job 3011:
// apb_uart
module apb_uart #(
    parameter SYSTEM_FREQUENCY = 50_000_000,
    parameter SAMPLING_RATE = 16
)(
    input pclk,  
    input preset_n,  
    input psel,
    input penable,
    input pwrite,
    input[11:0] paddr,
    input[3:0] pstrb,
    input[31:0] pwdata,
    output pready,
    output pslverr,
    output[31:0] prdata,
    output irq,
    output logic baud_o,
    output logic tick_rx, 
    input cts_n,
    input rx,
    output tx,
    output rts_n
);
Settings: LEC_CHECK=0, ABC_AREA=1, CAP_MARGIN=20, CORE_MARGIN=2, CORE_UTILIZATION=71, CTS_CLUSTER_DIAMETER=258, CTS_CLUSTER_SIZE=15, SLEW_MARGIN=20; clock period 14.4 ns.
run.sh (not shown) runs the stock make flow with config.mk's settings and CLKGATE_MAP_FILE=.
The inputs of job 8213 differ from those of job 3011 as listed below.
- a deleted CTS_CLUSTER_DIAMETER that had been 258
- a deleted CTS_CLUSTER_SIZE that had been 15
- a deleted ABC_AREA that had been 1
- a change of CORE_UTILIZATION from 71 to 57
- a change of the clock period (ns, I/O delays scaled along) from 14.4 to 6.06
## What came out
- Every stage of the flow completed for job 8213, and the final layout passed the timing, DRC and antenna checks.
- In the route summary, job 8213 ends up with a via count below that of job 3011.
- Of the two values seen for standard cell with the maximum stage delay on the critical path, nor2_1 was produced by job 3011 and nor3_1 by job 8213.
- Lower worst-case setup margin in the final layout goes to job 8213 over job 3011.
- Compared with job 3011, in job 8213 number of global-route vias before repair shrank by about 14%, total of clock buffers placed in the layout grew by about 9%, chip area in the Yosys report shrank by 710 um2.
- Job 8213 ended with more part of the power in the clock network than job 3011.
- The lower largest fanout on the critical path came out of job 8213.
For job 8388, these inputs were changed with respect to job 8213:
- CORE_UTILIZATION now 72, was 57
- ABC_AREA now 1, previously not set
- the clock period (ns, I/O delays scaled along) now 5.42, was 6.06
### Flow results
Taking job 8213 as the reference point, the number of global-route vias before repair of job 8388 rises by about 20%.
Job 8213 → job 8388: die area went down; critical-path maximum fanout saw an increase; power went up; non-clock buffer count lost 6.
Going from job 8213 to job 8388, worst setup slack shrinks by 0.052 ns.
Compared with job 8213, in job 8388 synthesis-to-finish area growth went down 0.98 points, sequential power picked up an extra about 11%, utilization after layout moved up.
Job 8388 ended up with uart_tx_top_inst.fifo_tx_inst.mem[2][4] as its capturing instance or port of the critical path; job 8213 ended up with apb_slave_inst.register_file_inst.lcr_o[29].
Modified inputs, job 6765 compared to job 8388
- CORE_UTILIZATION: 72 -> 61
- ABC_AREA: 1 -> unset
- the clock period (ns, I/O delays scaled along): 5.42 -> 6.1
==> results <==
Measured against job 6765, the chip area of job 8388 comes out at 0.867 times the reference value.
Against job 8388, routability congestion estimate from global placement in job 6765 fell by more than 10%.
When job 6765 is measured against job 8388, its combinational power turns out about 4% higher.
Multiplexer fraction of the synthesized cell area (higher): job 6765
Re power dissipated by switching net loads: job 6765 is 0.20 mW down on job 8388.
Cmp job 6765 vs job 8388: ratio of final minimum period to clock period lower in job 6765
Per the comparison of job 6765 with job 8388, effective utilization at floorplan has decreased, via count went down by 16%.


Setup of rev 12:
apb_uart again, from the RTL that the note above started with.
export LEC_CHECK = 0
export CAP_MARGIN = 20
export CELL_PAD_IN_SITES_DETAIL_PLACEMENT = 1
export CORE_MARGIN = 2
export CORE_UTILIZATION = 28
export GPL_ROUTABILITY_DRIVEN = 0
export MIN_ROUTING_LAYER = met2
export PLACE_DENSITY_LB_ADDON = 0.2
export SETUP_SLACK_MARGIN = 0.01
export SLEW_MARGIN = 20
export TNS_END_PERCENT = 35
create_clock -name core_clock -period 4.05 [get_ports {pclk}]
The inputs of rev 13 differ from those of rev 12 as listed below.
- removing MIN_ROUTING_LAYER (formerly met2)
- changing CORE_UTILIZATION from 28 to 14
- removing SETUP_SLACK_MARGIN (formerly 0.01)
- removing TNS_END_PERCENT (formerly 35)
- removing CELL_PAD_IN_SITES_DETAIL_PLACEMENT (formerly 1)
- removing PLACE_DENSITY_LB_ADDON (formerly 0.2)
- removing GPL_ROUTABILITY_DRIVEN (formerly 0)
- changing the clock period (ns, I/O delays scaled along) from 4.05 to 30.6
--- outcome ---
- Post-route fraction of the period consumed by the critical path in rev 13 is 53 points below rev 12.
- Cell area: rev 13 higher than rev 12
- Rev 13 ended up with baud_o as its capturing element of the worst setup path; rev 12 ended up with baud_gen_inst.tick_tx$_SDFF_PN0_.
- Delta (rev 13 minus rev 12): mapped cell area held steady, wire length shrank by 8200 um.
- Rev 13 vs rev 12: register fraction of the total cell area down in rev 13
- Min total chip power across rev 13 and rev 12: rev 13
- In terms of part of the power in combinational logic, rev 12 and rev 13 differ only marginally.


apb_uart again, from the RTL that the note above started with.
// apb_uart
module apb_uart #(
    parameter SYSTEM_FREQUENCY = 50_000_000,
    parameter SAMPLING_RATE = 16
)(
    input pclk,  
    input preset_n,  
    input psel,
    input penable,
    input pwrite,
    input[11:0] paddr,
    input[3:0] pstrb,
    input[31:0] pwdata,
    output pready,
    output pslverr,
    output[31:0] prdata,
    output irq,
    output logic baud_o,
    output logic tick_rx, 
    input cts_n,
    input rx,
    output tx,
    output rts_n
);
clock: 3.37 ns
lec_check: 0
abc_area: 1
cap_margin: 20
core_aspect_ratio: 0.72
core_margin: 2
core_utilization: 72
cts_cluster_diameter: 374
cts_cluster_size: 10
place_density: 0.37
setup_slack_margin: 1.0
slew_margin: 20
The baseline went through all stages and came out clean.
Rerun with:
ABC_AREA = not set   (was 1)
CORE_ASPECT_RATIO = not set   (was 0.72)
CTS_CLUSTER_DIAMETER = not set   (was 374)
CTS_CLUSTER_SIZE = 50   (was 10)
PLACE_DENSITY = not set   (was 0.37)
PLACE_DENSITY_LB_ADDON = 0.0   (was not set)
SETUP_SLACK_MARGIN = 0.99   (was 1.0)
Outcome: Setup slack got worse by 57 ps. Design area barely changes. Total power hardly moves. Routed wire length fell by 2.4%. Die size fell by 2.1%. Clock skew is about the same. Fmax fell by 2.2%. Combinational power rose by 27%. Utilization rose by 1.7 points. Count of clock-buffer cells in the layout fell by 23. Hold slack improved by 94 ps.
Rerun with:
ABC_AREA = 1   (was not set)
CORE_ASPECT_RATIO = 0.7   (was not set)
CTS_CLUSTER_DIAMETER = 372   (was not set)
CTS_CLUSTER_SIZE = 10   (was 50)
HOLD_SLACK_MARGIN = 0.18   (was not set)
PLACE_DENSITY = 0.36   (was not set)
PLACE_DENSITY_LB_ADDON = not set   (was 0.0)
The new run ran to the end with no violations.
Die area is higher by a few percent.
Sequential power is about the same.
Wire length is higher slightly.
Design area stays flat.
Rerun with:
CORE_ASPECT_RATIO = 0.72   (was 0.7)
CTS_CLUSTER_DIAMETER = 374   (was 372)
HOLD_SLACK_MARGIN = 0.29   (was 0.18)
PLACE_DENSITY = not set   (was 0.36)
PLACE_DENSITY_LB_ADDON = 0.14   (was not set)
SETUP_SLACK_MARGIN = 1.0   (was 0.99)
After rerunning:
- non-clock buffer count is unchanged
- clock-buffer cell count climbs by 7
- maximum frequency drops by about 8%
- sequential share of layout area drops by 0.18 points
- final area climbs by 0.45%
- utilization climbs by 0.31 points
- cell count climbs by about 0.33%
- die area is about the same
- combinational power climbs by about 6%
- global-route usage climbs by 0.66 points


## try-quartz
Starting RTL as in the previous note.
make LEC_CHECK=0 ABC_AREA=1 CAP_MARGIN=35 CELL_PAD_IN_SITES_DETAIL_PLACEMENT=1 CELL_PAD_IN_SITES_GLOBAL_PLACEMENT=3 CORE_MARGIN=7 CORE_UTILIZATION=45 CTS_CLUSTER_DIAMETER=196 CTS_CLUSTER_SIZE=38 GPL_ROUTABILITY_DRIVEN=1 GPL_TIMING_DRIVEN=0 HOLD_SLACK_MARGIN=-0.02 MIN_ROUTING_LAYER=met2 PLACE_DENSITY_LB_ADDON=0.05 SETUP_SLACK_MARGIN=0.98 SLEW_MARGIN=10 finish   # period 3.7 ns
Tool error FLW-0024 stopped try-quartz during global placement; no final results.
[inputs] try-fjord vs try-quartz
==> flow/config.mk <==
export PLATFORM = sky130hd
export DESIGN_NAME = apb_uart
export DESIGN_NICKNAME = apb_uart
export VERILOG_FILES = /design/flow/design.v
export SDC_FILE = /design/flow/constraint.sdc
export NUM_CORES = 4
export LEC_CHECK = 0
export CAP_MARGIN = 20
export CORE_MARGIN = 2
export CORE_UTILIZATION = 40
export SLEW_MARGIN = 20
==> flow/constraint.sdc <==
create_clock -name core_clock -period 20.0 [get_ports {pclk}]
set_input_delay 4.0000 -clock core_clock [delete_from_list [all_inputs] [get_ports {pclk}]]
set_output_delay 4.0000 -clock core_clock [all_outputs]
set_load 0.01 [all_outputs]
Results
- [try-fjord] and-or/or-and share of the synthesized area fell 4.9 points relative to try-quartz
- Count of distinct cell types in the synthesized netlist, try-fjord vs try-quartz: up by more than a quarter
- In the metrics for try-quartz and try-fjord, the one carrying the higher area fraction in mux cells is try-fjord.
- NOTE: floorplan utilization in try-fjord falls short of that of try-quartz
- Relative to try-quartz, try-fjord degrades area of the core.
- try-fjord reached the final stage; the timing, DRC and antenna checks on its layout passed.
- Compared to try-quartz, try-fjord was floorplanned on a bigger die.
- In try-fjord, the mean area per synthesized cell came out about 24% above the value in try-quartz.
- try-fjord vs try-quartz: number of nets at floorplan down in try-fjord
--- input diff try-fjord..try-garnet ---
diff --git a/flow/config.mk b/flow/config.mk
--- a/flow/config.mk
+++ b/flow/config.mk
@@ -8 +8,5 @@
-export CAP_MARGIN = 20
+export ABC_AREA = 1
+export CAP_MARGIN = 5
+export CELL_PAD_IN_SITES_DETAIL_PLACEMENT = 2
+export CELL_PAD_IN_SITES_GLOBAL_PLACEMENT = 1
+export CORE_ASPECT_RATIO = 1.74
@@ -10 +14,5 @@
-export CORE_UTILIZATION = 40
+export CORE_UTILIZATION = 53
+export CTS_CLUSTER_SIZE = 10
+export GPL_TIMING_DRIVEN = 1
+export MIN_ROUTING_LAYER = met2
+export SETUP_SLACK_MARGIN = 5.0
Results
Of try-fjord and try-garnet, try-fjord shows the lower vertical die size, with try-garnet above it.
try-garnet failed in detailed placement with DPL-0033.
Compared with try-fjord, in try-garnet floorplan net count rose by 26%; sequential cell area fraction in the yosys report fell by 1.2 points; final weighted congestion in routability-driven placement rose by about 20%; area fraction in and, or, nand and nor cells rose by 1.3 points.
[inputs] try-xenon vs try-garnet
diff --git a/flow/config.mk b/flow/config.mk
--- a/flow/config.mk
+++ b/flow/config.mk
@@ -10,3 +10 @@
-export CELL_PAD_IN_SITES_DETAIL_PLACEMENT = 2
-export CELL_PAD_IN_SITES_GLOBAL_PLACEMENT = 1
-export CORE_ASPECT_RATIO = 1.74
+export CORE_ASPECT_RATIO = 1.67
@@ -14,4 +12 @@
-export CORE_UTILIZATION = 53
-export CTS_CLUSTER_SIZE = 10
-export GPL_TIMING_DRIVEN = 1
-export MIN_ROUTING_LAYER = met2
+export CORE_UTILIZATION = 28
--- outcome ---
Having completed the whole flow, try-xenon delivered a layout that passed the timing, DRC and antenna checks. Count of instantiated cells in the yosys netlist: try-garnet vs try-xenon identical. As far as count of different cell masters after synthesis goes, try-xenon and try-garnet are indistinguishable; the numbers are identical. Delta (try-xenon minus try-garnet): final RePlAce weighted congestion now smaller, fraction of the mapped netlist area in compound gates comparable. Of try-garnet and try-xenon, try-xenon shows the lower initial core utilization, with try-garnet above it. Core region area deteriorates in try-xenon relative to try-garnet. Comparing try-garnet against try-xenon, there is no change at all in number of standard cells after synthesis. try-xenon vs. try-garnet: total die area has increased, width of the die +about 40%, chip height up 34%.


Setup of before:
Starting RTL as in the previous note.
==> flow/design.v (excerpt) <==
module apb_uart #(
    parameter SYSTEM_FREQUENCY = 50_000_000,
    parameter SAMPLING_RATE = 16
)(
    input pclk,  
    input preset_n,  
    input psel,
    input penable,
    input pwrite,
    input[11:0] paddr,
    input[3:0] pstrb,
    input[31:0] pwdata,
    output pready,
    output pslverr,
    output[31:0] prdata,
    output irq,
    output logic baud_o,
    output logic tick_rx, 
    input cts_n,
    input rx,
    output tx,
    output rts_n
);
export LEC_CHECK = 0
export CAP_MARGIN = 20
export CORE_MARGIN = 2
export CORE_UTILIZATION = 72
export CTS_CLUSTER_SIZE = 62
export HOLD_SLACK_MARGIN = 0.13
export PLACE_DENSITY_LB_ADDON = 0.01
export SETUP_SLACK_MARGIN = 0.98
export SLEW_MARGIN = 20
create_clock -name core_clock -period 3.37 [get_ports {pclk}]
before ended with every stage complete and zero timing, DRC or antenna violations.
For after, these inputs were changed with respect to before:
Settings: putting CTS_CLUSTER_DIAMETER at 354 where nothing was set; putting CORE_ASPECT_RATIO at 1.81 where nothing was set; clearing CTS_CLUSTER_SIZE, which used to be 62; clearing HOLD_SLACK_MARGIN, which used to be 0.13.
Findings:
Part of the total power dissipated in sequential elements: after vs before up 2.1 points. The core of after is less densely filled than that of before. Between before and after, total of hold buffers inserted after clock tree synthesis is higher for before, after comes in under that. On overall routed net length, after does worse than before. Comparing area growth from synthesis to final layout for before and after, the bigger number came from before. Compared with before, in after detailed-routing wirelength on met1 saw a decrease; final design instance area without fill went down about 0.6%; count of clock-buffer cells in the layout went down 24. Proportion of power drawn by combinational gates, before and after: larger value in after. The lower non-clock buffer count in the final layout of before and after is in before. Compared with before, after shows a lower highest clock frequency the design can meet.


Starting RTL as in the previous note.
==> flow/design.v (excerpt) <==
module apb_uart #(
    parameter SYSTEM_FREQUENCY = 50_000_000,
    parameter SAMPLING_RATE = 16
)(
    input pclk,  
    input preset_n,  
    input psel,
    input penable,
    input pwrite,
    input[11:0] paddr,
    input[3:0] pstrb,
    input[31:0] pwdata,
    output pready,
    output pslverr,
    output[31:0] prdata,
    output irq,
    output logic baud_o,
    output logic tick_rx, 
    input cts_n,
    input rx,
    output tx,
    output rts_n
);
clock: 7.92 ns
lec_check: 0
abc_area: 1
cap_margin: 35
core_aspect_ratio: 0.9
core_margin: 2
core_utilization: 28
cts_cluster_diameter: 250
max_routing_layer: met5
place_density_lb_addon: 0.22
slew_margin: 15
Edit:
Settings changed: ABC_AREA 1 to default, CAP_MARGIN 35 to 20, CORE_ASPECT_RATIO 0.9 to default, CORE_UTILIZATION 28 to 68, CTS_CLUSTER_DIAMETER 250 to default, CTS_CLUSTER_SIZE from default to 50, MAX_ROUTING_LAYER met5 to default, PLACE_DENSITY_LB_ADDON 0.22 to default, SLEW_MARGIN 15 to 20.
Clock period 7.92 ns to 3.62 ns, I/O delays scaled along.
Effect: The new run finished clean. Worst hold slack barely changes. Die size came out lower by 59%. Routed wire length came out lower by about 18%. Cell area came out lower by about 6%. Worst setup slack loses 3.7 ns. Power came out higher by about 100%. Sequential cell count stays the same. Register-to-register slack loses 4.3 ns. Core utilization came out higher by 44 points. Synthesized area came out lower by about 2%.


== nickel ==
Starting RTL as in the previous note.
clock: 3.37 ns
lec_check: 0
cap_margin: 20
core_aspect_ratio: 0.72
core_margin: 2
core_utilization: 72
cts_cluster_diameter: 26
cts_cluster_size: 50
hold_slack_margin: -0.09
place_density_lb_addon: 0.01
setup_slack_margin: 0.96
slew_margin: 20
Having completed the whole flow, nickel delivered a layout that passed the timing, DRC and antenna checks.
### nickel -> lagoon
- a change of SETUP_SLACK_MARGIN from 0.96 to 0.89
- a deleted PLACE_DENSITY_LB_ADDON that had been 0.01
- a deleted CORE_ASPECT_RATIO that had been 0.72
- a deleted CTS_CLUSTER_DIAMETER that had been 26
- a deleted HOLD_SLACK_MARGIN that had been -0.09
[summary]
Level count of the clock H-tree: lagoon vs nickel down 1
On floorplan core density, lagoon and nickel are basically level.
Setup slack: lagoon vs nickel up 170 ps
Re cell resize tally after clock tree synthesis: lagoon is 20 down on nickel.
Diff nickel -> lagoon: power share of the combinational group went up 0.5 points; logic gate fraction of the total cell area increased 1.6 points; worst hold slack has increased; power density over the cells shrank by 17%.
diff inputs: lagoon => maple
- putting CORE_ASPECT_RATIO at 0.72 where nothing was set
- putting CTS_CLUSTER_DIAMETER at 374 where nothing was set
- swapping 0.89 for 1.0 in SETUP_SLACK_MARGIN
- swapping 50 for 10 in CTS_CLUSTER_SIZE
- putting PLACE_DENSITY at 0.36 where nothing was set
- putting ABC_AREA at 1 where nothing was set
--- outcome ---
Startpoint of the worst setup timing path: baud_gen_inst.BIT_PERIOD_TX[7] -> lagoon, apb_slave_inst.register_file_inst.fcr_o[0] -> maple. [compare] base=lagoon new=maple: number of flip-flops and latches neither gained nor lost much; worst reg2reg path depth lost 4; total half-perimeter wirelength after legalization and detailed placement picked up an extra 4400 µm; overall power closely matched the old numbers. A end point of the critical path of uart_rx_top_inst.fifo_rx_inst.mem[6][7] is what maple shows, while baud_gen_inst.counter_tx[3] belongs to lagoon. maple finished every stage and its layout cleared the timing, DRC and antenna checks.
Power and IR drop assume default switching activity.
